==> inputs of trial 88 <==
==> flow/design.v (excerpt) <==
module CLOCK_TOP( 
	   SEG0, SEG1, SEG2, SEG3, SEG4, SEG5, SEG6, SEG7, LED, BUZ_OUT,
	   CLK50M, KEY1, KEY2, KEY3, SW0, SW1, SW2, SW3, SW4, SW5, KNOCK,
	   SENSOR, ROT_A, ROT_B
	   );
make LEC_CHECK=0 ABC_AREA=0 CAP_MARGIN=30 CELL_PAD_IN_SITES_DETAIL_PLACEMENT=2 CORE_ASPECT_RATIO=1.86 CORE_MARGIN=9 CORE_UTILIZATION=32 CTS_CLUSTER_SIZE=93 GPL_ROUTABILITY_DRIVEN=0 HOLD_SLACK_MARGIN=0.16 MAX_ROUTING_LAYER=met5 MIN_ROUTING_LAYER=met1 PLACE_DENSITY=0.39 SLEW_MARGIN=20 TNS_END_PERCENT=10 finish   # period 12.3 ns
run.sh (not shown) runs the stock make flow with config.mk's settings and CLKGATE_MAP_FILE=.
==> build 29 (differences from trial 88) <==
ABC_AREA = not set   (was 0)
CAP_MARGIN = 20   (was 30)
CELL_PAD_IN_SITES_DETAIL_PLACEMENT = not set   (was 2)
CORE_ASPECT_RATIO = not set   (was 1.86)
CORE_MARGIN = 2   (was 9)
CORE_UTILIZATION = 65   (was 32)
CTS_CLUSTER_SIZE = not set   (was 93)
GPL_ROUTABILITY_DRIVEN = not set   (was 0)
HOLD_SLACK_MARGIN = not set   (was 0.16)
MAX_ROUTING_LAYER = not set   (was met5)
MIN_ROUTING_LAYER = not set   (was met1)
PLACE_DENSITY = not set   (was 0.39)
SETUP_SLACK_MARGIN = 3.28   (was not set)
TNS_END_PERCENT = 5   (was 10)
==> flow/constraint.sdc (replaced) <==
create_clock -name core_clock -period 16.2 [get_ports {CLK50M}]
set_input_delay 3.2400 -clock core_clock [delete_from_list [all_inputs] [get_ports {CLK50M}]]
set_output_delay 3.2400 -clock core_clock [all_outputs]
set_load 0.01 [all_outputs]
==> trial 58 (differences from trial 88) <==
ABC_AREA = 1   (was 0)
CELL_PAD_IN_SITES_DETAIL_PLACEMENT = not set   (was 2)
GPL_ROUTABILITY_DRIVEN = not set   (was 0)
HOLD_SLACK_MARGIN = not set   (was 0.16)
PLACE_DENSITY = not set   (was 0.39)
SETUP_SLACK_MARGIN = 0.86   (was not set)
==> results.cfg <==
; implementation run metrics
[final_timing]
finalCriticalPeriod_ps = 7472
slew_headroom = 0.3337

[power_and_ir_drop]
pg_seq_uw = 785
pwr-share-comb = 0.012
p_sw_uw = 337.9

[yosys]
synth_cells = 2186

[critical_path]
r2r_cells = 7
r2r_slack_ps = 13160

[routing]
met2WireLength_um = 21990

[status]
outcome = no timing/DRC/antenna violations
-- figures above: build 29

==> results.cfg <==
; implementation run metrics
[yosys]
synth_cells = 2186

[power_and_ir_drop]
pg_seq_uw = 1030
p_sw_uw = 502.4
pwr-share-comb = 0.013

[routing]
met2WireLength_um = 33480

[final_timing]
slew_headroom = 0.3611
finalCriticalPeriod_ps = 7168

[critical_path]
r2r_cells = 9

[placed_design]
io_buffers = 88

[status]
outcome = no timing/DRC/antenna violations
-- figures above: trial 88

==> results.cfg <==
; implementation run metrics
[status]
outcome = no timing/DRC/antenna violations

[final_timing]
slew_headroom = 0.4448
finalCriticalPeriod_ps = 6526

[cts]
tritoncts = done
clock_path_buffers = 3

[power_and_ir_drop]
pg_seq_uw = 1030
pwr-share-comb = 0.012
pg_clk_uw = 1080
p_sw_uw = 458.6

[routing]
drt-initial-drc-count = 792
diodes = 0
met2WireLength_um = 31780

[critical_path]
r2r_cells = 13
r2r_slack_ps = 8910

[placed_design]
io_buffers = 88

[global_route]
grt_pass1_wl_um = 94070

[worst_hold_path]
worstHoldPathType = flop to asynchronous set/reset pin
-- figures above: trial 58


==> trial 8 <==
Starting RTL as in the previous note.
==> flow/config.mk <==
export PLATFORM = sky130hd
export DESIGN_NAME = CLOCK_TOP
export DESIGN_NICKNAME = CLOCK_TOP
export VERILOG_FILES = /design/flow/design.v
export SDC_FILE = /design/flow/constraint.sdc
export NUM_CORES = 4
export LEC_CHECK = 0
export ABC_AREA = 1
export CAP_MARGIN = 20
export CELL_PAD_IN_SITES_DETAIL_PLACEMENT = 2
export CORE_MARGIN = 5
export CORE_UTILIZATION = 29
export CTS_CLUSTER_DIAMETER = 394
export HOLD_SLACK_MARGIN = 0.02
export MIN_ROUTING_LAYER = met2
export PLACE_DENSITY = 0.53
export SETUP_SLACK_MARGIN = 0.21
export SLEW_MARGIN = 20
==> flow/constraint.sdc <==
create_clock -name core_clock -period 5.9 [get_ports {CLK50M}]
set_input_delay 1.1800 -clock core_clock [delete_from_list [all_inputs] [get_ports {CLK50M}]]
set_output_delay 1.1800 -clock core_clock [all_outputs]
set_load 0.01 [all_outputs]
==> trial 49 (differences from trial 8) <==
CELL_PAD_IN_SITES_DETAIL_PLACEMENT = unset   (was 2)
CORE_MARGIN = 2   (was 5)
CORE_UTILIZATION = 62   (was 29)
CTS_CLUSTER_DIAMETER = unset   (was 394)
HOLD_SLACK_MARGIN = unset   (was 0.02)
MIN_ROUTING_LAYER = unset   (was met2)
PLACE_DENSITY = unset   (was 0.53)
SETUP_SLACK_MARGIN = unset   (was 0.21)
==> flow/constraint.sdc (replaced) <==
create_clock -name core_clock -period 15.3 [get_ports {CLK50M}]
set_input_delay 3.0600 -clock core_clock [delete_from_list [all_inputs] [get_ports {CLK50M}]]
set_output_delay 3.0600 -clock core_clock [all_outputs]
set_load 0.01 [all_outputs]
==> flow_summary.yaml <==
# implementation run metrics
status:
  status: "no timing/DRC/antenna violations"
layout:
  n_all_buffers: 100
  seq_share_pct: 33.88
detailed_routing:
  vias_per_cell: 5.628
power_and_ir_drop:
  combPwrFrac_pct: 1.2
placement:
  placedInstanceArea_mm2: 0.02200
-- figures above: trial 49

==> flow_summary.yaml <==
# implementation run metrics
detailed_routing:
  vias_per_cell: 7.279
layout:
  n_all_buffers: 101
critical_path:
  r2r_start: "UGENCLK1K.CNT[1]"
power_and_ir_drop:
  seqPwrFrac_pct: 44.7
  p_seq_mw: 2.15
status:
  status: "no timing/DRC/antenna violations"
-- figures above: trial 8

Power and IR drop assume default switching activity.
